==> flow/design.v <==
module adder(
    input [2:0] data,
    output cout,
    output s
);
assign s = data[2] ^ data[1] ^ data[0];
assign cout = data[2] & data[1] | (data[0] & (data[2] ^ data[1]));
endmodule
module BoothBase
(
    input neg,  
    input pos,  
    input neg2, 
    input pos2, 
    input [1:0] x,  
    output p
);
assign p = (neg&~x[1]) | (neg2&~x[0]) | (pos&x[1]) | (pos2&x[0]);
endmodule
module BoothSelectSignal
(
    input [2:0] y,  
    output neg,  
    output pos,  
    output neg2, 
    output pos2  
);
assign neg = (y[2]&~y[1]&y[0]) | (y[2]&y[1]&~y[0]);
assign pos = (~y[2]&~y[1]&y[0]) | (~y[2]&y[1]&~y[0]);
assign neg2 = y[2]&~y[1]&~y[0];
assign pos2 = ~y[2]&y[1]&y[0];
endmodule
module BoothInterBase
(
    input [2:0] y,  
    input [63:0] x,
    output [63:0] p,
    output c  
);
wire neg,pos,neg2,pos2;
BoothSelectSignal u_BoothSelectSignal(
    .y(y),
    .neg(neg),
    .pos(pos),
    .neg2(neg2),
    .pos2(pos2)
);
BoothBase u_BoothBase(
    .neg(neg),
    .pos(pos),
    .neg2(neg2),
    .pos2(pos2),
    .x({x[0],1'b0}),
    .p(p[0])
);
generate
    genvar i;
    for(i=1;i<64;i=i+1) begin
        BoothBase us_BoothBase(
            .neg(neg),
            .pos(pos),
            .neg2(neg2),
            .pos2(pos2),
            .x(x[i:i-1]),
            .p(p[i])
        );
    end
endgenerate
assign c = neg || neg2;
endmodule
module wallace17
(
    input [16:0] in_data,
    input [13:0] cin,
    output [13:0] cout,
    output c,s
);
wire [4:0] first_s;
adder first1 (.data(in_data[04:02]), .cout(cout[0]), .s(first_s[0]));
adder first2 (.data(in_data[07:05]), .cout(cout[1]), .s(first_s[1]));
adder first3 (.data(in_data[10:08]), .cout(cout[2]), .s(first_s[2]));
adder first4 (.data(in_data[13:11]), .cout(cout[3]), .s(first_s[3]));
adder first5 (.data(in_data[16:14]), .cout(cout[4]), .s(first_s[4]));
wire [3:0] second_s;
adder second1 (.data(cin[2:0]                   ), .cout(cout[5]), .s(second_s[0]));
adder second2 (.data({in_data[0],cin[4:3]}      ), .cout(cout[6]), .s(second_s[1]));
adder second3 (.data({first_s[1:0],in_data[1]}  ), .cout(cout[7]), .s(second_s[2]));
adder second4 (.data(first_s[4:2]               ), .cout(cout[8]), .s(second_s[3]));
wire [1:0] third_s;
adder third1 (.data({second_s[0],cin[6:5]} ), .cout(cout[09]), .s(third_s[0]));
adder third2 (.data(second_s[3:1]          ), .cout(cout[10]), .s(third_s[1]));
wire [1:0] fourth_s;
adder fourth1 (.data(cin[9:7]               ), .cout(cout[11]), .s(fourth_s[0]));
adder fourth2 (.data({third_s[1:0],cin[10]} ), .cout(cout[12]), .s(fourth_s[1]));
wire fifth_s;
adder fifth1 (.data({fourth_s[1:0],cin[11]}), .cout(cout[13]), .s(fifth_s));
adder sixth1 (.data({fifth_s,cin[13:12]}), .cout(c), .s(s));
endmodule
module mul
(
    input rst,
    input clk,
    input sign,
    input [31:0] x,
    input [31:0] y,
    output [63:0] result
);
wire [63:0] ex_x;
wire [33:0] ex_y;
assign ex_x = sign ? {{32{x[31]}},x} : {32'b0,x};
assign ex_y = sign ? {{2{y[31]}},y} : {2'b0,y};
wire [16:0] carry;
wire [63:0] part_res [16:0];
BoothInterBase ufirst_BoothInterBase(
        .y({ex_y[1:0],1'b0}), 
        .x(ex_x), 
        .p(part_res[0]), 
        .c(carry[0])
    );
generate
    genvar i;
    for(i=2;i<=32;i=i+2) begin
        BoothInterBase ui_BoothInterBase(
            .y(ex_y[i+1:i-1]),
            .x(ex_x<<i),
            .p(part_res[i>>1]),
            .c(carry[i>>1])
        );
    end
endgenerate
reg [16:0] carry_stage;
reg [16:0] part_res_stage [63:0];
integer m,n;
always @(posedge clk or posedge rst) begin
    if(rst) begin
        carry_stage <= 17'b0;
        for(m=0;m<64;m=m+1) begin
            part_res_stage [m] <= 17'b0;
        end
    end
    else begin
        carry_stage <= carry;
        for(m=0;m<64;m=m+1) begin
            for(n=0;n<17;n=n+1) begin
                part_res_stage[m][n] <= part_res[n][m];
            end
        end
    end
end
wire [13:0] wallace_carry [64:0];
wire [63:0] c_res,s_res;
wallace17 ufirst_wallace17(
        .in_data(part_res_stage[0]), 
        .cin(carry_stage[13:0]), 
        .cout(wallace_carry[1]),
        .c(c_res[0]),
        .s(s_res[0])
    );
generate
    genvar k;
    for(k=1;k<64;k=k+1) begin
        wallace17 ufirst_wallace17(
            .in_data(part_res_stage[k]), 
            .cin(wallace_carry[k]), 
            .cout(wallace_carry[k+1]),
            .c(c_res[k]),
            .s(s_res[k])
        );
    end
endgenerate
assign result = s_res + {c_res[62:0],carry_stage[14]} + carry_stage[15];
endmodule
==> flow/run.sh <==
#!/bin/bash
# the make line also repeats each setting of config.mk as NAME=value (left out here)
make -C /OpenROAD-flow-scripts/flow DESIGN_CONFIG=/design/flow/config.mk WORK_HOME=/design/flow/orfs CLKGATE_MAP_FILE= finish
==> flow/config.mk <==
export PLATFORM = sky130hd
export DESIGN_NAME = mul
export DESIGN_NICKNAME = mul
export VERILOG_FILES = /design/flow/design.v
export SDC_FILE = /design/flow/constraint.sdc
export NUM_CORES = 4
export LEC_CHECK = 0
export ABC_AREA = 0
export CAP_MARGIN = 20
export CELL_PAD_IN_SITES_GLOBAL_PLACEMENT = 0
export CORE_ASPECT_RATIO = 1.27
export CORE_MARGIN = 2
export CORE_UTILIZATION = 72
export CTS_CLUSTER_SIZE = 77
export MAX_ROUTING_LAYER = met4
export PLACE_DENSITY_LB_ADDON = 0.02
export SETUP_SLACK_MARGIN = 1.14
export SLEW_MARGIN = 20
==> flow/constraint.sdc <==
create_clock -name core_clock -period 7.92 [get_ports {clk}]
set_input_delay 1.5840 -clock core_clock [delete_from_list [all_inputs] [get_ports {clk}]]
set_output_delay 1.5840 -clock core_clock [all_outputs]
set_load 0.01 [all_outputs]
==> results of run 1 <==
-- metrics by stage --
step,TNS [ps],worst slack (ps)
5_1_grt,-59020,-1470
6_report,-50250,-1350
3_3_place_gp,-22560,-784
2_1_floorplan,-1038370,-1750
4_1_cts,-43640,-1230
3_5_place_dp,-27340,-930
-- cell type report --
type / count / area [um2]
multi-input cells: 3060 / 32900
flip-flops and latches: 593 / 14800
fillers: 4206 / 11800
repair buffers: 599 / 5010
inverters: 1091 / 4110
clock buffers: 76 / 1640
well taps: 960 / 1200
clock inverters: 34 / 477
diodes: 13 / 32.5
-- per-layer routing --
metal | part of all wire | vias to the layer above | GRT usage
li1 | - | 16581 | -
met1 | 0.30 | 20769 | 0.558
met2 | 0.46 | 3243 | 0.789
met3 | 0.12 | 1279 | 0.139
met4 | 0.12 | 0 | 0.493
met5 | 0 | - | -
-- timing repair --
| item | CTS | global route |
|---|---|---|
| gates resized | 340 | 107 |
| setup endpoints to repair | 64 | 64 |
| hold buffers | 0 | 0 |
| pin swaps | 80 | 71 |
| cloned | 1 | 0 |
| buffers inserted | 22 | 23 |
==> results.py, run 1 <==
# Physical implementation metrics
metrics = {
    "outcome": {
        "outcome": "finished with violations",
        "failed_checks": "setup timing",
    },
    "drt": {
        "drc_errors": 0,
        "vias": 41872,
        "vias_per_cell": 6.52,
        "drtPass1Iterations": 7,
        "wirelength_mm": 184,
        "dr.first_iter.drc_count": 5447,
        "drtAntennaViolNets": 0,
        "avgRoutedWirePerCell_um": 28.6,
    },
    "die": {
        "rows": 111,
        "coreArea_um2": 71900,
        "dieHeight_um": 307,
        "chipArea_um2": 74500,
        "floorplan.core_util": 0.724,
        "die-width_um": 243,
        "io_pins": 131,
    },
    "yosys": {
        "ys_cells": 5165,
        "ys_seq_frac": 0.285,
        "ff_type": "dfrtp_1",
        "ys_sh_simple": 0.0378,
        "synthCells": 5165,
        "synth_nets": 6076,
        "top_logic_kind": "adder cells",
        "edf_count": 0,
        "topCellsByArea": "fa_1 (30%), dfrtp_1 (28%), xor2_1 (9.0%)",
        "netlist.top_cell.by_area": "fa_1",
        "yosysMostFrequentCell": "inv_1",
        "ys_ff": 593,
        "ys_sh_xor": 0.0992,
        "synthArstFlopShare": 1.00,
        "synth_compound_gate_area_share": 0.151,
        "top_cell_area_share": 0.301,
        "yosysUniqueCellTypes": 75,
        "ys_warn_count": 3,
        "top_cells_by_count": "inv_1 (1090), fa_1 (782), dfrtp_1 (593)",
        "fa_ha_area_frac": 0.316,
        "yosys_area_um2": 52100,
        "synth_area_um2": 52100,
        "syn_area_per_cell_um2": 10.1,
        "muxShareOfSynthArea": 0.000192,
    },
    "placement": {
        "place_inst": 6254,
        "port_buffers": 130,
        "dpl_cell_area_um2": 56900,
        "gp_congestion": 1.01,
        "post-dp-hpwl_mm": 122,
    },
    "grt": {
        "overflow": 0,
        "grt_max_degree": 149,
        "grt_pass1_wl_mm": 273,
        "grt_pass1_vias": 44957,
        "antenna_found_initial": 11,
        "track_usage": 0.522,
    },
    "clocking": {
        "clkTransAtPathRegs_ps": 70,
        "cts_buffer_depth": 3,
        "clk_root_buffer_cell": "clkbuf_16",
        "cts_tree": "done",
        "h-tree-depth": 2,
        "cts-buffers-inserted": 60,
        "clock-sinks": 593,
    },
    "run": {
        "warning_count": 35,
        "drv_cap": 0,
    },
    "setup_path": {
        "cpMostUsedCell": "fa_1",
        "startpoint_type": "flip-flop",
        "end_kind": "primary output",
        "critPathTopFamily": "adder cells",
        "crit_type": "reg -> out",
        "cp_slowest_stage_delay_ps": 580,
        "crit_end": "result[61]",
        "slowest_stage": "fa_1",
        "cp.required_ps": 6340,
        "cp-startpoint": "part_res_stage[23][12]$_DFF_PP0_",
        "path_cells": "inv_2 > fa_1 > clkinvlp_4 > buf_4 > buf_4 > fa_1 > fa_1 > fa_1 > fa_1 > fa_1 > ha_1 > a21oi_2 > o21ai_1 > buf_4 > nor2_1 > buf_4 > a31o_4 > o41ai_2 > buf_4 > or4b_4 > a31oi_4 > o41ai_2 > xor2_1 > buf_2",
        "worstPathArrival_ps": 7680,
        "cp_num_buf_inv": 8,
        "path_max_fanout": 6,
        "cp.depth": 24,
    },
    "final_timing": {
        "holdWs_ps": 1200,
        "period_used_share": 1.17,
        "finalSetupViolations": 57,
        "layout_setup_ws_ps": -1350,
        "slew_viol_final": 0,
        "max-slew-margin-rel": 0.178,
        "hold_viol_final": 0,
        "tightestPinTransition_ps": 1230,
        "rsz0062_at_grt": "true",
        "layout_min_cycle_time_ps": 9270,
        "fmax_ghz": 0.108,
    },
    "cells_and_area": {
        "finalNonFillerCells": 6426,
        "utilization": 0.836,
        "final_area_um2": 60200,
        "fin_nets": 6316,
        "syn_to_final_growth_pct": 15.6,
    },
    "hold_path": {
        "hp-class": "in -> async",
    },
}
==> inputs of run 2 (changes only) <==
Settings changed: ABC_AREA 0 to not set, CELL_PAD_IN_SITES_DETAIL_PLACEMENT set to 0, CORE_ASPECT_RATIO 1.27 to not set, CORE_MARGIN 2 to 5, CORE_UTILIZATION 72 to 32, CTS_CLUSTER_SIZE 77 to not set, GPL_TIMING_DRIVEN set to 0, MAX_ROUTING_LAYER met4 to met5, MIN_ROUTING_LAYER set to met1, PLACE_DENSITY_LB_ADDON 0.02 to 0.08, SETUP_SLACK_MARGIN 1.14 to not set, SLEW_MARGIN 20 to 35, TNS_END_PERCENT set to 15.
Clock period 7.92 ns to 6.14 ns, I/O delays scaled along.
==> run 2 against run 1 <==
The layout still fails its checks (setup timing); final cell count increased by 20%; non-clock buffer count grew 43; core utilization down 46 points; routed wire length up 60%; hold slack got worse by 360 ps; sequential cell count stayed put; highest routed layer is now met5.
==> results.py, run 2 <==
# Physical implementation metrics
metrics = {
    "setup_path": {
        "cp.depth": 27,
        "cpMostUsedCell": "fa_1",
        "cp_num_buf_inv": 10,
        "cp-startpoint": "part_res_stage[23][12]$_DFF_PP0_",
        "crit_type": "reg -> out",
        "crit_end": "result[63]",
        "cp.required_ps": 4910,
        "startpoint_type": "flip-flop",
        "critPathTopFamily": "adder cells",
        "worstPathArrival_ps": 8300,
        "cp_slowest_stage_delay_ps": 550,
        "end_kind": "primary output",
        "path_max_fanout": 4,
        "slowest_stage": "fa_1",
    },
    "yosys": {
        "ys_sh_xor": 0.0992,
        "yosysMostFrequentCell": "inv_1",
        "ff_type": "dfrtp_1",
        "muxShareOfSynthArea": 0.000192,
        "topCellsByArea": "fa_1 (30%), dfrtp_1 (28%), xor2_1 (9.0%)",
        "top_cells_by_count": "inv_1 (1090), fa_1 (782), dfrtp_1 (593)",
        "top_cell_area_share": 0.301,
        "yosys_area_um2": 52100,
        "ys_sh_simple": 0.0378,
        "edf_count": 0,
        "synth_area_um2": 52100,
        "top_logic_kind": "adder cells",
        "synth_compound_gate_area_share": 0.151,
        "synth_nets": 6076,
        "synthCells": 5165,
        "ys_warn_count": 3,
        "syn_area_per_cell_um2": 10.1,
        "synthArstFlopShare": 1.00,
        "netlist.top_cell.by_area": "fa_1",
        "ys_seq_frac": 0.285,
        "ys_cells": 5165,
        "yosysUniqueCellTypes": 75,
        "fa_ha_area_frac": 0.316,
        "ys_ff": 593,
    },
    "placement": {
        "post-dp-hpwl_mm": 232,
        "place_inst": 7485,
        "port_buffers": 102,
        "gp_congestion": 1.06,
    },
    "grt": {
        "track_usage": 0.342,
        "grt_pass1_vias": 42609,
        "overflow": 0,
        "grt_max_degree": 28,
        "antenna_found_initial": 76,
        "grt_pass1_wl_mm": 388,
    },
    "clocking": {
        "cts_buffer_depth": 3,
        "h-tree-depth": 3,
        "cts_tree": "done",
        "cts-buffers-inserted": 78,
        "clock-sinks": 593,
        "clk_root_buffer_cell": "clkbuf_16",
        "clkTransAtPathRegs_ps": 70,
    },
    "drt": {
        "dr.first_iter.drc_count": 5431,
        "wirelength_mm": 293,
        "vias_per_cell": 5.48,
        "vias": 42419,
        "drtPass1Iterations": 7,
        "drtAntennaViolNets": 0,
        "drc_errors": 0,
        "avgRoutedWirePerCell_um": 37.9,
    },
    "final_timing": {
        "hold_viol_final": 0,
        "layout_setup_ws_ps": -3390,
        "tightestPinTransition_ps": 1130,
        "max-slew-margin-rel": 0.248,
        "fmax_ghz": 0.105,
        "fin_tns_setup_ps": -158710,
        "slew_viol_final": 0,
        "rsz0062_at_grt": "true",
        "period_used_share": 1.55,
        "finalSetupViolations": 64,
        "layout_min_cycle_time_ps": 9530,
    },
    "run": {
        "warning_count": 29,
        "drv_cap": 0,
    },
    "cells_and_area": {
        "utilization": 0.377,
        "nFillCells": 16597,
        "syn_to_final_growth_pct": 17.5,
        "finalNonFillerCells": 7742,
        "fin_nets": 6378,
        "seqCellArea_um2": 14800,
        "logic_area_um2": 32300,
    },
    "die": {
        "rows": 148,
        "die-width_um": 413,
        "io_pins": 131,
        "floorplan.core_util": 0.321,
        "chipArea_um2": 171000,
        "dieHeight_um": 413,
        "coreArea_um2": 162000,
    },
    "outcome": {
        "failed_checks": "setup timing",
        "outcome": "finished with violations",
    },
    "hold_path": {
        "hp-class": "in -> async",
    },
}
[run 2: metrics by stage]
stage | setup WS (ps) | instance area [um2] | hold WS [ps]
detailed placement | -5450 | 57000 | 1560
floorplan | -3170 | 52100 | 1310
global route | -3520 | 61100 | 863
global placement | -8090 | 55800 | 1790
finish | -3390 | 61200 | 836
CTS | -3420 | 60700 | 817
[run 2: timing repair]
action,CTS,global route
gates cloned,1,0
pin swaps,55,48
resized,288,105
setup endpoints to repair,64,64
hold buffers,0,0
buffers inserted,52,26
[run 2: final cells by class]
cell class	count	area share
clock inverter	41	0.00853
sequential	593	0.243
tap	2175	0.0445
clock buffer	102	0.0358
timing repair buffer	224	0.0400
inverter	1091	0.0679
antenna	37	0.00151
buffer	418	0.0315
timing repair inverter	1	0.000102
multi-input combinational	3060	0.528
[run 2: routing by layer]
metal  track usage  share of wire  routed length, um  vias to the layer above
li1              -              -                  -                    16815
met1         0.456           0.41             120000                    22211
met2         0.485           0.41             120000                     2639
met3         0.106           0.10              29400                      710
met4         0.209          0.080              23400                       44
met5             0         0.0010                294                        -
==> inputs of run 3 (changes only) <==
Settings changed: CELL_PAD_IN_SITES_DETAIL_PLACEMENT 0 to 1, CELL_PAD_IN_SITES_GLOBAL_PLACEMENT 0 to not set, CORE_ASPECT_RATIO set to 0.65, CORE_MARGIN 5 to 6, CORE_UTILIZATION 32 to 28, GPL_ROUTABILITY_DRIVEN set to 0, HOLD_SLACK_MARGIN set to -0.07, MIN_ROUTING_LAYER met1 to met2, PLACE_DENSITY_LB_ADDON 0.08 to not set, SETUP_SLACK_MARGIN set to 1.84, SLEW_MARGIN 35 to 20, TNS_END_PERCENT 15 to 70.
Clock period 6.14 ns to 10.0 ns, I/O delays scaled along.
==> run 3 against run 2 <==
The flow now stops in 5_1_grt; synthesized cell count is the same; die size increased by 15%; area after synthesis did not move.
==> results.py, run 3 <==
# Auto-generated metrics
metrics = {
    "placement": {
        "dpl_cell_area_um2": 56700,
        "post-dp-hpwl_mm": 208,
        "port_buffers": 102,
    },
    "grt": {
        "overflow": 2020,
        "track_usage": 0.589,
    },
    "die": {
        "chipArea_um2": 197000,
        "floorplan.core_util": 0.282,
        "dieHeight_um": 360,
        "io_pins": 131,
        "rows": 127,
        "coreArea_um2": 184000,
        "die-width_um": 547,
    },
    "yosys": {
        "yosysUniqueCellTypes": 75,
        "synth_nets": 6076,
        "synthArstFlopShare": 1.00,
        "netlist.top_cell.by_area": "fa_1",
        "ys_warn_count": 3,
        "yosysMostFrequentCell": "inv_1",
        "fa_ha_area_frac": 0.316,
        "ys_ff": 593,
        "ys_sh_xor": 0.0992,
        "synth_area_um2": 52100,
        "ys_sh_simple": 0.0378,
        "muxShareOfSynthArea": 0.000192,
        "top_logic_kind": "adder cells",
        "ys_seq_frac": 0.285,
        "edf_count": 0,
        "ys_cells": 5165,
        "top_cell_area_share": 0.301,
        "topCellsByArea": "fa_1 (30%), dfrtp_1 (28%), xor2_1 (9.0%)",
        "top_cells_by_count": "inv_1 (1090), fa_1 (782), dfrtp_1 (593)",
        "syn_area_per_cell_um2": 10.1,
        "synth_compound_gate_area_share": 0.151,
        "yosys_area_um2": 52100,
        "ff_type": "dfrtp_1",
        "synthCells": 5165,
    },
    "outcome": {
        "toolErrorMsg": "[ERROR GRT-0116] Global routing finished with congestion. Check the congestion regions in the DRC Viewer.",
        "outcome": "aborted with a tool error",
        "haltStage": "5_1_grt",
    },
    "clocking": {
        "cts_buffer_depth": 3,
        "h-tree-depth": 2,
        "cts_hold_buf": 0,
        "cts-buffers-inserted": 59,
        "clk_root_buffer_cell": "clkbuf_16",
        "clock-sinks": 593,
    },
}
## run 3: repair_timing
action | CTS
setup buffers | 50
pin swaps | 61
setup endpoints to repair | 64
gates cloned | 1
gates resized | 398
## run 3: per-layer routing
metal | GRT overflow | track usage
met1 | - | -
met2 | 320 | 0.596
met3 | 1280 | 0.671
met4 | 216 | 0.460
met5 | 204 | 0.517
## run 3: per-stage QoR
step | setup slack (ps) | hold WS (ps) | instances | setup TNS (ps)
after CTS | -149 | 1640 | 7901 | -250
after floorplan | -85.3 | 2090 | 5165 | -50590
after detailed placement | -1650 | 2330 | 7744 | -29410
after global placement | -3820 | 2470 | 7718 | -2212270
==> inputs of run 4 (changes only) <==
Settings changed: CELL_PAD_IN_SITES_DETAIL_PLACEMENT 1 to not set, CORE_ASPECT_RATIO 0.65 to not set, CORE_MARGIN 6 to 2, CORE_UTILIZATION 28 to 58, GPL_ROUTABILITY_DRIVEN 0 to not set, GPL_TIMING_DRIVEN 0 to not set, HOLD_SLACK_MARGIN -0.07 to not set, MAX_ROUTING_LAYER met5 to not set, MIN_ROUTING_LAYER met2 to not set, SETUP_SLACK_MARGIN 1.84 to not set, TNS_END_PERCENT 70 to not set.
Clock period 10.0 ns to 5.44 ns, I/O delays scaled along.
==> run 4 against run 3 <==
The layout now fails its checks (setup timing); area after synthesis unchanged; die size decreased by 53%; synthesized cell count unchanged.
==> results.py, run 4 <==
# Physical implementation metrics
metrics = {
    "setup_path": {
        "path_max_fanout": 6,
        "cp.depth": 27,
        "worstPathArrival_ps": 7480,
        "end_kind": "primary output",
        "cpMostUsedCell": "fa_1",
        "startpoint_type": "flip-flop",
        "cp_num_buf_inv": 10,
        "cp-startpoint": "part_res_stage[23][12]$_DFF_PP0_",
        "cp_slowest_stage_delay_ps": 590,
        "crit_end": "result[61]",
        "cp.required_ps": 4350,
        "crit_type": "reg -> out",
        "critPathTopFamily": "adder cells",
        "slowest_stage": "fa_1",
    },
    "final_timing": {
        "fmax_ghz": 0.117,
        "fin_tns_setup_ps": -159640,
        "period_used_share": 1.58,
        "layout_setup_ws_ps": -3130,
        "slew_viol_final": 0,
        "hold_viol_final": 0,
        "max-slew-margin-rel": 0.178,
        "finalSetupViolations": 64,
        "holdWs_ps": 894,
        "layout_min_cycle_time_ps": 8570,
        "tightestPinTransition_ps": 1230,
        "rsz0062_at_grt": "true",
    },
    "die": {
        "chipArea_um2": 92200,
        "io_pins": 131,
        "die-width_um": 304,
        "rows": 109,
        "coreArea_um2": 88600,
        "floorplan.core_util": 0.587,
        "dieHeight_um": 304,
    },
    "clocking": {
        "h-tree-depth": 3,
        "cts_tree": "done",
        "cts_buffer_depth": 3,
        "clk_root_buffer_cell": "clkbuf_16",
        "cts-buffers-inserted": 71,
        "clkTransAtPathRegs_ps": 60,
        "cts_hold_buf": 0,
        "clock-sinks": 593,
    },
    "yosys": {
        "yosys_area_um2": 52100,
        "edf_count": 0,
        "synth_nets": 6076,
        "netlist.top_cell.by_area": "fa_1",
        "ys_cells": 5165,
        "top_logic_kind": "adder cells",
        "ys_warn_count": 3,
        "ys_sh_simple": 0.0378,
        "synth_area_um2": 52100,
        "ys_sh_xor": 0.0992,
        "yosysMostFrequentCell": "inv_1",
        "synthArstFlopShare": 1.00,
        "topCellsByArea": "fa_1 (30%), dfrtp_1 (28%), xor2_1 (9.0%)",
        "syn_area_per_cell_um2": 10.1,
        "yosysUniqueCellTypes": 75,
        "muxShareOfSynthArea": 0.000192,
        "top_cells_by_count": "inv_1 (1090), fa_1 (782), dfrtp_1 (593)",
        "synth_compound_gate_area_share": 0.151,
        "ys_seq_frac": 0.285,
        "fa_ha_area_frac": 0.316,
        "top_cell_area_share": 0.301,
        "ys_ff": 593,
        "synthCells": 5165,
        "ff_type": "dfrtp_1",
    },
    "drt": {
        "avgRoutedWirePerCell_um": 27.0,
        "vias_per_cell": 5.94,
        "vias": 39492,
        "drc_errors": 0,
        "dr.first_iter.drc_count": 5008,
        "drtPass1Iterations": 6,
        "wirelength_mm": 180,
        "drtAntennaViolNets": 0,
    },
    "grt": {
        "grt_max_degree": 97,
        "antenna_found_initial": 3,
        "overflow": 0,
        "grt_pass1_wl_mm": 265,
        "grt_pass1_vias": 39609,
        "track_usage": 0.393,
    },
    "hold_path": {
        "hp-class": "in -> reg",
        "hold-path-endpoint": "part_res_stage[42][5]$_DFF_PP0_",
        "whs_path_depth": 3,
        "min_from": "y[11]",
    },
    "placement": {
        "detailedPlace.worstSlack_ps": -2860,
        "gp_congestion": 0.986,
        "post-dp-hpwl_mm": 129,
        "place_inst": 6475,
        "port_buffers": 130,
    },
    "cells_and_area": {
        "syn_to_final_growth_pct": 17.2,
        "finalNonFillerCells": 6650,
        "fin_nets": 6343,
    },
    "run": {
        "drv_cap": 0,
        "warning_count": 31,
    },
    "outcome": {
        "outcome": "finished with violations",
        "failed_checks": "setup timing",
    },
}
## run 4: repair_timing
action                     in CTS  in global routing
buffers inserted               23                 36
setup endpoints to repair      64                 64
cloned                          1                  1
pin swaps                      54                116
gates resized                 303                163
## run 4: stage by stage
| step | area, um2 | utilization |
|---|---|---|
| 2_1_floorplan | 52600 | - |
| 3_3_place_gp | 57300 | 0.647 |
| 3_5_place_dp | 57300 | 0.647 |
| 4_1_cts | 60200 | 0.679 |
| 5_1_grt | 61100 | 0.689 |
| 6_report | 61100 | 0.689 |
## run 4: routing by layer
| layer | GRT usage | routed length [um] | vias to the layer above |
|---|---|---|---|
| li1 | - | - | 16640 |
| met1 | 0.574 | 73700 | 20231 |
| met2 | 0.549 | 75500 | 2293 |
| met3 | 0.136 | 24100 | 326 |
| met4 | 0.130 | 6250 | 2 |
| met5 | 0 | 7 | - |
## run 4: final cells by class
class                   count  area [um2]
inverters                1091        4110
flip-flops and latches    593       14800
clock buffers             102        2120
fillers                  6924       27600
diodes                      1        2.50
multi-input cells        3060       33000
clock inverters            23         418
repair buffers            615        5140
well taps                1165        1460
==> inputs of run 5 (changes only) <==
Settings changed: CORE_UTILIZATION 58 to 72, CTS_CLUSTER_SIZE set to 29, PLACE_DENSITY_LB_ADDON set to 0.0, SETUP_SLACK_MARGIN set to -0.47.
Clock period 5.44 ns to 4.92 ns, I/O delays scaled along.
==> run 5 against run 4 <==
The layout still fails its checks (setup timing); sequential cell count did not move; routed wire length is 0.79% lower; via count increased by 4.4%; area after synthesis unchanged.
==> results.py, run 5 <==
# Physical implementation metrics
metrics = {
    "outcome": {
        "outcome": "finished with violations",
        "failed_checks": "setup timing",
    },
    "setup_path": {
        "cp.depth": 28,
        "cpMostUsedCell": "fa_1",
        "cp_slowest_stage_delay_ps": 620,
        "worstPathArrival_ps": 7490,
        "critPathTopFamily": "adder cells",
        "crit_type": "reg -> out",
        "cp_num_buf_inv": 12,
        "cp.required_ps": 3940,
        "slowest_stage": "fa_2",
        "end_kind": "primary output",
        "cp-startpoint": "part_res_stage[25][13]$_DFF_PP0_",
        "crit_end": "result[63]",
        "startpoint_type": "flip-flop",
        "path_max_fanout": 11,
    },
    "final_timing": {
        "tightestPinTransition_ps": 1220,
        "holdWs_ps": 809,
        "finalSetupViolations": 64,
        "hold_viol_final": 0,
        "layout_setup_ws_ps": -3550,
        "slew_viol_final": 0,
        "max-slew-margin-rel": 0.188,
        "rsz0062_at_grt": "true",
        "layout_min_cycle_time_ps": 8470,
        "fin_tns_setup_ps": -186140,
        "period_used_share": 1.72,
        "fmax_ghz": 0.118,
    },
    "clocking": {
        "clk_root_buffer_cell": "clkbuf_16",
        "cts_buffer_depth": 3,
        "cts_hold_buf": 0,
        "cts_tree": "done",
        "clkTransAtPathRegs_ps": 60,
        "h-tree-depth": 3,
        "clock-sinks": 593,
        "cts-buffers-inserted": 67,
    },
    "yosys": {
        "top_cells_by_count": "inv_1 (1090), fa_1 (782), dfrtp_1 (593)",
        "synth_nets": 6076,
        "ff_type": "dfrtp_1",
        "edf_count": 0,
        "synth_compound_gate_area_share": 0.151,
        "yosys_area_um2": 52100,
        "ys_seq_frac": 0.285,
        "ys_sh_simple": 0.0378,
        "synthArstFlopShare": 1.00,
        "syn_area_per_cell_um2": 10.1,
        "fa_ha_area_frac": 0.316,
        "ys_ff": 593,
        "ys_cells": 5165,
        "synth_area_um2": 52100,
        "synthCells": 5165,
        "yosysUniqueCellTypes": 75,
        "top_cell_area_share": 0.301,
        "netlist.top_cell.by_area": "fa_1",
        "ys_warn_count": 3,
        "ys_sh_xor": 0.0992,
        "yosysMostFrequentCell": "inv_1",
        "muxShareOfSynthArea": 0.000192,
        "top_logic_kind": "adder cells",
        "topCellsByArea": "fa_1 (30%), dfrtp_1 (28%), xor2_1 (9.0%)",
    },
    "drt": {
        "vias_per_cell": 6.42,
        "drtPass1Iterations": 8,
        "avgRoutedWirePerCell_um": 27.7,
        "drc_errors": 0,
        "wirelength_mm": 178,
        "vias": 41217,
        "drtAntennaViolNets": 0,
        "dr.first_iter.drc_count": 5518,
    },
    "grt": {
        "track_usage": 0.490,
        "grtUsageMet1": 0.654,
        "grt.busiest_layer": "met2",
        "antenna_found_initial": 9,
        "grt_pass1_wl_mm": 267,
        "overflow": 0,
        "grt_max_degree": 83,
        "grt_pass1_vias": 43063,
        "grtUsageMet2": 0.689,
        "grt_util_met3": 0.231,
    },
    "die": {
        "rows": 98,
        "dieHeight_um": 273,
        "coreArea_um2": 71500,
        "die-width_um": 273,
        "chipArea_um2": 74500,
        "floorplan.core_util": 0.728,
        "io_pins": 131,
    },
    "cells_and_area": {
        "syn_to_final_growth_pct": 15.4,
        "nFillCells": 4035,
        "fin_nets": 6331,
    },
    "run": {
        "warning_count": 29,
        "drv_cap": 0,
    },
    "hold_path": {
        "min_from": "x[19]",
        "whs_path_depth": 2,
        "hp-class": "in -> reg",
        "hold-path-endpoint": "part_res_stage[51][16]$_DFF_PP0_",
    },
    "placement": {
        "gp_congestion": 0.974,
        "post-dp-hpwl_mm": 127,
        "port_buffers": 130,
    },
}
[run 5: layer usage]
metal	vias up	share of wire	routed length (um)
met5	-	0.0012	217
met4	14	0.052	9330
met3	661	0.17	31000
met2	3295	0.42	75700
met1	20646	0.35	61900
li1	16601	-	-
[run 5: metrics by stage]
stage                     setup WS, ps  cell area [um2]  instances  utilization
after floorplan                  -4150            52600       5165            -
after global placement           -3230            57100       6273        0.799
after detailed placement         -3320            57100       6275        0.799
after CTS                        -3550            59800       6406        0.837
after global routing             -3790            60100       6422        0.841
final                            -3550            60100       6424        0.841
[run 5: cell type report]
| type | instances | area (um2) | share of cell area |
|---|---|---|---|
| Inverter | 1091 | 4110 | 0.0684 |
| Clock inverter | 26 | 348 | 0.00579 |
| Sequential cell | 593 | 14800 | 0.247 |
| Multi-Input combinational cell | 3060 | 32800 | 0.546 |
| Clock buffer | 94 | 1890 | 0.0314 |
| Timing Repair Buffer | 607 | 4890 | 0.0813 |
| Antenna cell | 3 | 7.51 | 0.000125 |
| Tap cell | 950 | 1190 | 0.0198 |
[run 5: timing repair]
item	4_1_cts	5_1_grt
endpoints found under the setup margin	64	64
buffers inserted	17	16
pin swaps	46	35
gates resized	327	70
==> inputs of run 6 (changes only) <==
Settings changed: ABC_AREA set to 0, CAP_MARGIN 20 to 25, CELL_PAD_IN_SITES_DETAIL_PLACEMENT set to 2, CELL_PAD_IN_SITES_GLOBAL_PLACEMENT set to 2, CORE_ASPECT_RATIO set to 0.92, CORE_UTILIZATION 72 to 68, CTS_CLUSTER_SIZE 29 to 36, GPL_TIMING_DRIVEN set to 0, HOLD_SLACK_MARGIN set to 0.06, PLACE_DENSITY_LB_ADDON 0.0 to 0.07, SETUP_SLACK_MARGIN -0.47 to 0.38, SLEW_MARGIN 20 to 15, TNS_END_PERCENT set to 35.
Clock period 4.92 ns to 10.0 ns, I/O delays scaled along.
==> run 6 against run 5 <==
The flow now stops in 3_1_place_gp_skip_io; area after synthesis stayed put; die size is 5.8% higher; synthesized cell count stayed put.
==> results.py, run 6 <==
# Auto-generated metrics
metrics = {
    "yosys": {
        "ys_cells": 5165,
        "synthArstFlopShare": 1.00,
        "synth_area_um2": 52100,
        "ff_type": "dfrtp_1",
        "ys_seq_frac": 0.285,
        "yosysMostFrequentCell": "inv_1",
        "topCellsByArea": "fa_1 (30%), dfrtp_1 (28%), xor2_1 (9.0%)",
        "synthCells": 5165,
        "synth_nets": 6076,
        "synth_compound_gate_area_share": 0.151,
        "syn_area_per_cell_um2": 10.1,
        "top_cell_area_share": 0.301,
        "fa_ha_area_frac": 0.316,
        "top_logic_kind": "adder cells",
        "netlist.top_cell.by_area": "fa_1",
        "yosysUniqueCellTypes": 75,
        "ys_warn_count": 3,
        "edf_count": 0,
        "ys_sh_simple": 0.0378,
        "top_cells_by_count": "inv_1 (1090), fa_1 (782), dfrtp_1 (593)",
        "muxShareOfSynthArea": 0.000192,
        "ys_sh_xor": 0.0992,
        "yosys_area_um2": 52100,
        "ys_ff": 593,
    },
    "die": {
        "chipArea_um2": 78800,
        "coreArea_um2": 76000,
        "floorplan.core_util": 0.685,
        "rows": 97,
        "dieHeight_um": 269,
        "die-width_um": 293,
    },
    "outcome": {
        "haltStage": "3_1_place_gp_skip_io",
        "outcome": "aborted with a tool error",
        "toolErrorMsg": "[ERROR FLW-0024] Place density exceeds 1.0 (current PLACE_DENSITY_LB_ADDON =  0.07). Please check if the value of  PLACE_DENSITY_LB_ADDON is between 0 and 0.99.",
    },
}
==> inputs of run 7 (changes only) <==
Settings changed: ABC_AREA 0 to not set, CAP_MARGIN 25 to 0, CELL_PAD_IN_SITES_DETAIL_PLACEMENT 2 to not set, CELL_PAD_IN_SITES_GLOBAL_PLACEMENT 2 to not set, CORE_ASPECT_RATIO 0.92 to 0.9, CORE_UTILIZATION 68 to 72, CTS_CLUSTER_SIZE 36 to 37, GPL_TIMING_DRIVEN 0 to not set, HOLD_SLACK_MARGIN 0.06 to 0.3, MAX_ROUTING_LAYER set to met4, PLACE_DENSITY_LB_ADDON 0.07 to 0.28, SETUP_SLACK_MARGIN 0.38 to 1.36, SLEW_MARGIN 15 to 20, TNS_END_PERCENT 35 to not set.
Clock period 10.0 ns to 8.34 ns, I/O delays scaled along.
==> run 7 against run 6 <==
The layout now fails its checks (setup timing); die size is 5.5% lower; area after synthesis is the same; synthesized cell count stayed put.
==> results.py, run 7 <==
# Physical implementation metrics
metrics = {
    "run": {
        "warning_count": 38,
        "drv_cap": 0,
    },
    "final_timing": {
        "tightestPinTransition_ps": 1240,
        "layout_setup_ws_ps": -953,
        "period_used_share": 1.11,
        "hold_viol_final": 0,
        "slew_viol_final": 0,
        "finalSetupViolations": 53,
        "rsz0062_at_grt": "true",
        "fmax_ghz": 0.108,
        "max-slew-margin-rel": 0.172,
        "layout_min_cycle_time_ps": 9290,
    },
    "yosys": {
        "ys_cells": 5165,
        "synthArstFlopShare": 1.00,
        "synth_area_um2": 52100,
        "ys_ff": 593,
        "yosysMostFrequentCell": "inv_1",
        "muxShareOfSynthArea": 0.000192,
        "yosys_area_um2": 52100,
        "yosysUniqueCellTypes": 75,
        "ff_type": "dfrtp_1",
        "netlist.top_cell.by_area": "fa_1",
        "top_cell_area_share": 0.301,
        "edf_count": 0,
        "synth_nets": 6076,
        "syn_area_per_cell_um2": 10.1,
        "synth_compound_gate_area_share": 0.151,
        "top_cells_by_count": "inv_1 (1090), fa_1 (782), dfrtp_1 (593)",
        "topCellsByArea": "fa_1 (30%), dfrtp_1 (28%), xor2_1 (9.0%)",
        "top_logic_kind": "adder cells",
        "ys_sh_xor": 0.0992,
        "ys_warn_count": 3,
        "ys_sh_simple": 0.0378,
        "synthCells": 5165,
        "fa_ha_area_frac": 0.316,
        "ys_seq_frac": 0.285,
    },
    "grt": {
        "antenna_found_initial": 14,
        "grt_pass1_wl_mm": 272,
        "grt_max_degree": 175,
        "track_usage": 0.517,
        "grt_pass1_vias": 43864,
        "overflow": 0,
    },
    "drt": {
        "vias": 42596,
        "vias_per_cell": 6.69,
        "drtAntennaViolNets": 0,
        "drc_errors": 0,
        "dr.first_iter.drc_count": 6390,
        "avgRoutedWirePerCell_um": 29.1,
        "wirelength_mm": 185,
        "drtPass1Iterations": 12,
    },
    "cells_and_area": {
        "syn_to_final_growth_pct": 14.9,
        "finalNonFillerCells": 6367,
        "fin_nets": 6260,
        "utilization": 0.836,
        "final_area_um2": 59800,
    },
    "setup_path": {
        "worstPathArrival_ps": 7620,
        "cp.required_ps": 6670,
        "slowest_stage": "fa_2",
        "path_max_fanout": 5,
        "cp_num_buf_inv": 11,
        "crit_type": "reg -> out",
        "crit_end": "result[53]",
        "end_kind": "primary output",
        "startpoint_type": "flip-flop",
        "cp-startpoint": "part_res_stage[21][11]$_DFF_PP0_",
        "cp_slowest_stage_delay_ps": 620,
        "cpMostUsedCell": "fa_1",
        "critPathTopFamily": "adder cells",
        "cp.depth": 27,
    },
    "clocking": {
        "cts_hold_buf": 0,
        "clk_root_buffer_cell": "clkbuf_16",
        "cts-buffers-inserted": 68,
        "cts_buffer_depth": 3,
        "clkTransAtPathRegs_ps": 70,
        "clock-sinks": 593,
        "h-tree-depth": 3,
        "cts_tree": "done",
    },
    "placement": {
        "dpl_cell_area_um2": 56200,
        "gp_congestion": 1.04,
        "port_buffers": 130,
        "place_inst": 6162,
        "detailedPlace.worstSlack_ps": -527,
        "post-dp-hpwl_mm": 120,
    },
    "hold_path": {
        "hp-class": "in -> async",
    },
    "die": {
        "floorplan.core_util": 0.728,
        "die-width_um": 287,
        "chipArea_um2": 74500,
        "dieHeight_um": 259,
        "io_pins": 131,
        "coreArea_um2": 71600,
        "rows": 93,
    },
    "outcome": {
        "outcome": "finished with violations",
        "failed_checks": "setup timing",
    },
}
run 7: cell type report:
class	count	area [um2]
diodes	15	37.5
clock buffers	98	1950
clock inverters	25	359
fillers	3875	11700
inverters	1091	4110
multi-input cells	3060	32900
flip-flops and latches	593	14800
well taps	950	1190
repair buffers	535	4420
run 7: metal layers:
metal,GRT usage,vias to the layer above,share of wire,wire (um)
met4,0.242,0,0.065,12100
met2,0.687,4074,0.41,75800
met5,-,-,0,0
met3,0.262,1050,0.19,34800
met1,0.659,20997,0.34,62600
li1,-,16475,-,-
run 7: what timing repair did:
item / in CTS / in global routing
setup buffers: 37 / 22
gates cloned: 1 / 0
endpoints found under the setup margin: 64 / 64
resized: 394 / 68
pin swaps: 87 / 93
run 7: per-stage QoR:
step	TNS (ps)	hold slack (ps)
floorplan	-838100	1750
finish	-32240	1350
detailed placement	-7680	2030
global placement	-4670	2020
CTS	-23910	1350
global route	-38590	1360
==> inputs of run 8 (changes only) <==
Settings changed: ABC_AREA set to 0, CAP_MARGIN 0 to 25, CELL_PAD_IN_SITES_DETAIL_PLACEMENT set to 0, CELL_PAD_IN_SITES_GLOBAL_PLACEMENT set to 2, CORE_ASPECT_RATIO 0.9 to 0.92, CORE_UTILIZATION 72 to 68, CTS_CLUSTER_SIZE 37 to 36, GPL_ROUTABILITY_DRIVEN set to 0, GPL_TIMING_DRIVEN set to 0, HOLD_SLACK_MARGIN 0.3 to 0.06, PLACE_DENSITY_LB_ADDON 0.28 to 0.07, SETUP_SLACK_MARGIN 1.36 to 0.38, SLEW_MARGIN 20 to 40, TNS_END_PERCENT set to 35.
Clock period 8.34 ns to 10.0 ns, I/O delays scaled along.
==> run 8 against run 7 <==
Area after synthesis did not move; die size rose by 5.8%; synthesized cell count did not move; the flow now stops in 3_1_place_gp_skip_io.
==> results.py, run 8 <==
# Auto-generated metrics
metrics = {
    "yosys": {
        "muxShareOfSynthArea": 0.000192,
        "yosysUniqueCellTypes": 75,
        "top_cell_area_share": 0.301,
        "synth_compound_gate_area_share": 0.151,
        "syn_area_per_cell_um2": 10.1,
        "topCellsByArea": "fa_1 (30%), dfrtp_1 (28%), xor2_1 (9.0%)",
        "ys_warn_count": 3,
        "ys_sh_simple": 0.0378,
        "fa_ha_area_frac": 0.316,
        "netlist.top_cell.by_area": "fa_1",
        "top_cells_by_count": "inv_1 (1090), fa_1 (782), dfrtp_1 (593)",
        "ys_seq_frac": 0.285,
        "ff_type": "dfrtp_1",
        "edf_count": 0,
        "synthArstFlopShare": 1.00,
        "ys_ff": 593,
        "yosys_area_um2": 52100,
        "yosysMostFrequentCell": "inv_1",
        "top_logic_kind": "adder cells",
        "synth_nets": 6076,
        "ys_cells": 5165,
        "ys_sh_xor": 0.0992,
        "synthCells": 5165,
        "synth_area_um2": 52100,
    },
    "die": {
        "floorplan.core_util": 0.685,
        "dieHeight_um": 269,
        "chipArea_um2": 78800,
        "die-width_um": 293,
        "rows": 97,
        "coreArea_um2": 76000,
    },
    "outcome": {
        "haltStage": "3_1_place_gp_skip_io",
        "toolErrorMsg": "[ERROR FLW-0024] Place density exceeds 1.0 (current PLACE_DENSITY_LB_ADDON =  0.07). Please check if the value of  PLACE_DENSITY_LB_ADDON is between 0 and 0.99.",
        "outcome": "aborted with a tool error",
    },
}
==> inputs of run 9 (changes only) <==
Settings changed: ABC_AREA 0 to not set, CAP_MARGIN 25 to 20, CELL_PAD_IN_SITES_DETAIL_PLACEMENT 0 to not set, CELL_PAD_IN_SITES_GLOBAL_PLACEMENT 2 to not set, CORE_ASPECT_RATIO 0.92 to not set, CORE_UTILIZATION 68 to 40, CTS_CLUSTER_SIZE 36 to not set, GPL_ROUTABILITY_DRIVEN 0 to not set, GPL_TIMING_DRIVEN 0 to not set, HOLD_SLACK_MARGIN 0.06 to not set, MAX_ROUTING_LAYER met4 to not set, SLEW_MARGIN 40 to 20, TNS_END_PERCENT 35 to not set.
==> run 9 against run 8 <==
Now clean on timing, DRC and antenna; area after synthesis did not move; die size rose by 69%; synthesized cell count did not move.
==> results.py, run 9 <==
# Physical implementation metrics
metrics = {
    "yosys": {
        "syn_area_per_cell_um2": 10.1,
        "ff_type": "dfrtp_1",
        "ys_seq_frac": 0.285,
        "top_cell_area_share": 0.301,
        "ys_sh_simple": 0.0378,
        "ys_ff": 593,
        "synth_nets": 6076,
        "ys_warn_count": 3,
        "ys_cells": 5165,
        "yosys_area_um2": 52100,
        "yosysMostFrequentCell": "inv_1",
        "synth_area_um2": 52100,
        "netlist.top_cell.by_area": "fa_1",
        "top_cells_by_count": "inv_1 (1090), fa_1 (782), dfrtp_1 (593)",
        "synthArstFlopShare": 1.00,
        "synth_compound_gate_area_share": 0.151,
        "fa_ha_area_frac": 0.316,
        "edf_count": 0,
        "ys_sh_xor": 0.0992,
        "muxShareOfSynthArea": 0.000192,
        "top_logic_kind": "adder cells",
        "topCellsByArea": "fa_1 (30%), dfrtp_1 (28%), xor2_1 (9.0%)",
        "yosysUniqueCellTypes": 75,
        "synthCells": 5165,
    },
    "run": {
        "drv_cap": 0,
        "warning_count": 35,
    },
    "drt": {
        "dr.first_iter.drc_count": 3080,
        "drtAntennaViolNets": 0,
        "drtPass1Iterations": 6,
        "vias_per_cell": 5.33,
        "avgRoutedWirePerCell_um": 26.9,
        "wirelength_mm": 187,
        "drc_errors": 0,
        "vias": 36969,
    },
    "outcome": {
        "outcome": "finished clean",
    },
    "placement": {
        "port_buffers": 130,
        "dpl_cell_area_um2": 54800,
        "post-dp-hpwl_mm": 130,
        "detailedPlace.worstSlack_ps": 220,
        "gp_congestion": 0.857,
    },
    "setup_path": {
        "cp.required_ps": 8000,
        "critPathTopFamily": "adder cells",
        "cpMostUsedCell": "fa_1",
        "path_max_fanout": 13,
        "end_kind": "primary output",
        "slowest_stage": "fa_2",
        "crit_type": "reg -> out",
        "cp_num_buf_inv": 10,
        "crit_end": "result[61]",
        "cp-startpoint": "part_res_stage[21][11]$_DFF_PP0_",
        "worstPathArrival_ps": 7540,
        "cp_slowest_stage_delay_ps": 600,
        "cp.depth": 27,
        "startpoint_type": "flip-flop",
    },
    "clocking": {
        "clkTransAtPathRegs_ps": 60,
        "cts_tree": "done",
        "cts-buffers-inserted": 77,
        "clk_root_buffer_cell": "clkbuf_16",
        "cts_buffer_depth": 3,
        "h-tree-depth": 3,
        "clock-sinks": 593,
    },
    "cells_and_area": {
        "logic_area_um2": 32200,
        "fin_nets": 6044,
        "syn_to_final_growth_pct": 12.4,
        "nFillCells": 12332,
        "seqCellArea_um2": 14800,
        "utilization": 0.453,
        "final_area_um2": 58600,
    },
    "final_timing": {
        "tightestPinTransition_ps": 1060,
        "fmax_ghz": 0.105,
        "max-slew-margin-rel": 0.290,
        "hold_viol_final": 0,
        "layout_setup_ws_ps": 464,
        "holdWs_ps": 1720,
        "finalSetupViolations": 0,
        "layout_min_cycle_time_ps": 9540,
        "rsz0062_at_grt": "true",
        "slew_viol_final": 0,
        "period_used_share": 0.954,
    },
    "grt": {
        "track_usage": 0.285,
        "grt_pass1_wl_mm": 273,
        "antenna_found_initial": 12,
        "grt_max_degree": 129,
        "grt_pass1_vias": 38004,
        "overflow": 0,
    },
    "die": {
        "rows": 132,
        "coreArea_um2": 129000,
        "chipArea_um2": 133000,
        "floorplan.core_util": 0.403,
        "dieHeight_um": 365,
        "die-width_um": 365,
        "io_pins": 131,
    },
    "hold_path": {
        "hp-class": "in -> async",
    },
}
==> run 9: what timing repair did <==
item | in CTS | in global routing
endpoints found under the setup margin | 47 | 39
pin swaps | 32 | 60
gates resized | 111 | 73
hold buffers | 0 | 0
buffers inserted | 28 | 20
==> run 9: per-layer routing <==
metal / vias to the layer above / global-route usage / share of wire
met5: - / 0 / 0.00016
met2: 1224 / 0.453 / 0.47
li1: 16048 / - / -
met4: 4 / 0.0856 / 0.030
met3: 237 / 0.0421 / 0.063
met1: 19456 / 0.403 / 0.44
==> run 9: per-stage QoR <==
stage | setup TNS, ps | cells
6_report | 0 | 6941
5_1_grt | 0 | 6938
4_1_cts | 0 | 6917
3_5_place_dp | 0 | 6748
3_3_place_gp | 0 | 6748
2_1_floorplan | -50590 | 5165
==> run 9: area by class of cell <==
type / instances / share of cell area
Multi-Input combinational cell: 3060 / 0.549
Sequential cell: 593 / 0.253
Inverter: 1091 / 0.0703
Timing Repair Buffer: 310 / 0.0436
Clock buffer: 114 / 0.0400
Tap cell: 1742 / 0.0372
Clock inverter: 27 / 0.00598
Antenna cell: 4 / 0.000171
==> inputs of run 10 (changes only) <==
Settings changed: CAP_MARGIN 20 to 0, CORE_UTILIZATION 40 to 72, CTS_CLUSTER_SIZE set to 37, HOLD_SLACK_MARGIN set to 0.3, MAX_ROUTING_LAYER set to met4, PLACE_DENSITY_LB_ADDON 0.07 to 0.28, SETUP_SLACK_MARGIN 0.38 to 1.51.
Clock period 10.0 ns to 8.34 ns, I/O delays scaled along.
==> run 10 against run 9 <==
The layout now fails its checks (setup timing); sequential cell count did not move; synthesized cell count stayed put; first-iteration DRC count is 110% higher; final cell count shrank 8.5%; worst setup slack lost 1400 ps; clock-buffer cell count decreased by 18; critical path depth is 1 higher; critical path type unchanged.
==> results.py, run 10 <==
# Physical implementation metrics
metrics = {
    "outcome": {
        "outcome": "finished with violations",
        "failed_checks": "setup timing",
    },
    "die": {
        "dieHeight_um": 273,
        "coreArea_um2": 71500,
        "floorplan.core_util": 0.728,
        "rows": 98,
        "io_pins": 131,
        "chipArea_um2": 74500,
        "die-width_um": 273,
    },
    "yosys": {
        "edf_count": 0,
        "ys_sh_xor": 0.0992,
        "yosysMostFrequentCell": "inv_1",
        "ff_type": "dfrtp_1",
        "muxShareOfSynthArea": 0.000192,
        "synth_nets": 6076,
        "ys_sh_simple": 0.0378,
        "yosys_area_um2": 52100,
        "syn_area_per_cell_um2": 10.1,
        "synthCells": 5165,
        "top_cells_by_count": "inv_1 (1090), fa_1 (782), dfrtp_1 (593)",
        "ys_cells": 5165,
        "top_cell_area_share": 0.301,
        "yosysUniqueCellTypes": 75,
        "ys_seq_frac": 0.285,
        "ys_ff": 593,
        "fa_ha_area_frac": 0.316,
        "netlist.top_cell.by_area": "fa_1",
        "synthArstFlopShare": 1.00,
        "topCellsByArea": "fa_1 (30%), dfrtp_1 (28%), xor2_1 (9.0%)",
        "synth_area_um2": 52100,
        "ys_warn_count": 3,
        "synth_compound_gate_area_share": 0.151,
        "top_logic_kind": "adder cells",
    },
    "clocking": {
        "h-tree-depth": 3,
        "cts-buffers-inserted": 69,
        "clock-sinks": 593,
        "cts_tree": "done",
        "cts_buffer_depth": 3,
        "cts_hold_buf": 0,
        "clk_root_buffer_cell": "clkbuf_16",
        "clkTransAtPathRegs_ps": 60,
    },
    "final_timing": {
        "period_used_share": 1.11,
        "holdWs_ps": 1590,
        "hold_viol_final": 0,
        "rsz0062_at_grt": "true",
        "fin_tns_setup_ps": -24860,
        "tightestPinTransition_ps": 1220,
        "finalSetupViolations": 47,
        "layout_setup_ws_ps": -909,
        "max-slew-margin-rel": 0.183,
        "fmax_ghz": 0.108,
        "slew_viol_final": 0,
        "layout_min_cycle_time_ps": 9250,
    },
    "placement": {
        "post-dp-hpwl_mm": 118,
        "port_buffers": 130,
        "gp_congestion": 0.999,
        "detailedPlace.worstSlack_ps": -544,
    },
    "setup_path": {
        "cp.depth": 28,
        "cp_slowest_stage_delay_ps": 580,
        "worstPathArrival_ps": 7580,
        "cp-startpoint": "part_res_stage[25][13]$_DFF_PP0_",
        "critPathTopFamily": "adder cells",
        "cp.required_ps": 6670,
        "startpoint_type": "flip-flop",
        "crit_end": "result[57]",
        "path_max_fanout": 15,
        "slowest_stage": "fa_1",
        "end_kind": "primary output",
        "cp_num_buf_inv": 11,
        "crit_type": "reg -> out",
        "cpMostUsedCell": "fa_1",
    },
    "run": {
        "warning_count": 38,
        "drv_cap": 0,
    },
    "drt": {
        "drtPass1Iterations": 9,
        "vias_per_cell": 6.61,
        "dr.first_iter.drc_count": 6539,
        "drtAntennaViolNets": 0,
        "wirelength_mm": 181,
        "avgRoutedWirePerCell_um": 28.5,
        "vias": 41930,
        "drc_errors": 0,
    },
    "grt": {
        "grtUsageMet1": 0.632,
        "grt_max_degree": 178,
        "overflow": 0,
        "grt_pass1_vias": 44198,
        "antenna_found_initial": 10,
        "track_usage": 0.509,
        "grt_util_met3": 0.235,
        "grt_pass1_wl_mm": 268,
        "grt.busiest_layer": "met2",
        "grtUsageMet2": 0.694,
    },
    "cells_and_area": {
        "syn_to_final_growth_pct": 14.5,
        "fin_nets": 6245,
        "utilization": 0.834,
    },
    "hold_path": {
        "hp-class": "in -> async",
    },
}
==> run 10: metrics by stage <==
stage / cell area [um2] / std cells
after global routing: 59600 / 6345
after detailed placement: 56200 / 6158
final: 59600 / 6348
after CTS: 58900 / 6303
after global placement: 56200 / 6157
after floorplan: 52600 / 5165
==> run 10: final cells by class <==
type | count | area [um2]
Tap cell | 950 | 1190
Inverter | 1091 | 4110
Antenna cell | 13 | 32.5
Clock buffer | 96 | 2000
Fill cell | 3870 | 11900
Clock inverter | 26 | 374
Multi-Input combinational cell | 3060 | 32900
Sequential cell | 593 | 14800
Timing Repair Buffer | 519 | 4150
==> run 10: timing repair <==
action | CTS | global route
endpoints found under the hold margin | 0 | 0
pin swaps | 52 | 56
setup buffers | 23 | 27
gates resized | 329 | 72
endpoints found under the setup margin | 64 | 64
==> run 10: layer usage <==
| metal | vias up | routed length [um] | part of all wire |
|---|---|---|---|
| met5 | - | 0 | 0 |
| met4 | 0 | 12100 | 0.067 |
| met3 | 961 | 31800 | 0.18 |
| met2 | 3880 | 76600 | 0.42 |
| met1 | 20638 | 60500 | 0.33 |
| li1 | 16451 | - | - |
==> inputs of run 11 (changes only) <==
Settings changed: CAP_MARGIN 0 to 20, CORE_UTILIZATION 72 to 57, CTS_CLUSTER_SIZE 37 to not set, HOLD_SLACK_MARGIN 0.3 to not set, MAX_ROUTING_LAYER met4 to not set, PLACE_DENSITY_LB_ADDON 0.28 to not set, SETUP_SLACK_MARGIN 1.51 to 1.6.
Clock period 8.34 ns to 6.71 ns, I/O delays scaled along.
==> run 11 against run 10 <==
Still fails the layout checks on setup timing; final area up 2.4%; non-clock buffer count up 113; first-iteration DRC count down 33%; critical endpoint is now result[61]; largest cell class unchanged.
==> results.py, run 11 <==
# Physical implementation metrics
metrics = {
    "grt": {
        "grt_max_degree": 134,
        "track_usage": 0.398,
        "grt_pass1_wl_mm": 270,
        "grt_pass1_vias": 40259,
        "antenna_found_initial": 7,
        "overflow": 0,
    },
    "yosys": {
        "ys_warn_count": 3,
        "yosysMostFrequentCell": "inv_1",
        "ys_sh_xor": 0.0992,
        "synth_compound_gate_area_share": 0.151,
        "ys_sh_simple": 0.0378,
        "ys_ff": 593,
        "synth_area_um2": 52100,
        "topCellsByArea": "fa_1 (30%), dfrtp_1 (28%), xor2_1 (9.0%)",
        "synthCells": 5165,
        "fa_ha_area_frac": 0.316,
        "synth_nets": 6076,
        "edf_count": 0,
        "top_logic_kind": "adder cells",
        "syn_area_per_cell_um2": 10.1,
        "ys_cells": 5165,
        "muxShareOfSynthArea": 0.000192,
        "netlist.top_cell.by_area": "fa_1",
        "top_cell_area_share": 0.301,
        "ys_seq_frac": 0.285,
        "ff_type": "dfrtp_1",
        "yosysUniqueCellTypes": 75,
        "yosys_area_um2": 52100,
        "synthArstFlopShare": 1.00,
        "top_cells_by_count": "inv_1 (1090), fa_1 (782), dfrtp_1 (593)",
    },
    "cells_and_area": {
        "syn_to_final_growth_pct": 17.2,
        "utilization": 0.676,
        "fin_nets": 6360,
        "final_area_um2": 61000,
        "finalNonFillerCells": 6678,
    },
    "setup_path": {
        "critPathTopFamily": "adder cells",
        "cp_slowest_stage_delay_ps": 580,
        "crit_end": "result[61]",
        "cp-startpoint": "part_res_stage[25][13]$_DFF_PP0_",
        "startpoint_type": "flip-flop",
        "cp.depth": 27,
        "worstPathArrival_ps": 7450,
        "cp.required_ps": 5370,
        "end_kind": "primary output",
        "slowest_stage": "fa_1",
        "cp_num_buf_inv": 10,
        "cpMostUsedCell": "fa_1",
        "path_max_fanout": 7,
        "crit_type": "reg -> out",
    },
    "drt": {
        "wirelength_mm": 183,
        "drc_errors": 0,
        "drtAntennaViolNets": 0,
        "drtPass1Iterations": 6,
        "dr.first_iter.drc_count": 4400,
        "vias_per_cell": 5.89,
        "vias": 39358,
        "avgRoutedWirePerCell_um": 27.4,
    },
    "outcome": {
        "failed_checks": "setup timing",
        "outcome": "finished with violations",
    },
    "die": {
        "die-width_um": 306,
        "chipArea_um2": 93800,
        "io_pins": 131,
        "rows": 110,
        "coreArea_um2": 90300,
        "floorplan.core_util": 0.577,
        "dieHeight_um": 306,
    },
    "clocking": {
        "cts-buffers-inserted": 71,
        "h-tree-depth": 3,
        "clkTransAtPathRegs_ps": 60,
        "clk_root_buffer_cell": "clkbuf_16",
        "cts_tree": "done",
        "cts_hold_buf": 0,
        "cts_buffer_depth": 3,
        "clock-sinks": 593,
    },
    "placement": {
        "place_inst": 6481,
        "gp_congestion": 0.938,
        "port_buffers": 130,
        "post-dp-hpwl_mm": 127,
        "dpl_cell_area_um2": 57300,
    },
    "run": {
        "warning_count": 40,
        "drv_cap": 0,
    },
    "hold_path": {
        "hold-path-endpoint": "carry_stage[0]$_DFF_PP0_",
        "whs_path_depth": 1,
        "min_from": "y[1]",
        "hp-class": "in -> reg",
    },
    "final_timing": {
        "fmax_ghz": 0.114,
        "tightestPinTransition_ps": 1190,
        "max-slew-margin-rel": 0.208,
        "slew_viol_final": 0,
        "finalSetupViolations": 63,
        "rsz0062_at_grt": "true",
        "layout_min_cycle_time_ps": 8790,
        "layout_setup_ws_ps": -2080,
        "hold_viol_final": 0,
        "period_used_share": 1.31,
        "fin_tns_setup_ps": -93870,
    },
}
==> run 11: per-layer routing <==
metal,track usage,share of wire
met1,0.572,0.41
met2,0.557,0.42
met3,0.158,0.14
met4,0.119,0.032
met5,0,0.00022
==> run 11: final cells by class <==
class / count / area, um2
clock inverter: 24 / 254
clock buffer: 100 / 2080
timing repair buffer: 632 / 5300
multi-input combinational: 3060 / 33000
antenna: 2 / 5.00
fill: 7108 / 29300
sequential: 593 / 14800
inverter: 1091 / 4110
tap: 1176 / 1470
==> run 11: through the flow <==
| step | setup slack, ps | hold WS [ps] |
|---|---|---|
| floorplan | -2720 | 1430 |
| CTS | -2170 | 1130 |
| global route | -2220 | 1150 |
| global placement | -1770 | 1790 |
| detailed placement | -1810 | 1790 |
| finish | -2080 | 1160 |
==> run 11: timing repair <==
action                                  4_1_cts  5_1_grt
endpoints found under the setup margin       64       64
gates resized                               380       85
pin swaps                                   100       87
buffers inserted                             46       21
cloned                                        0        0
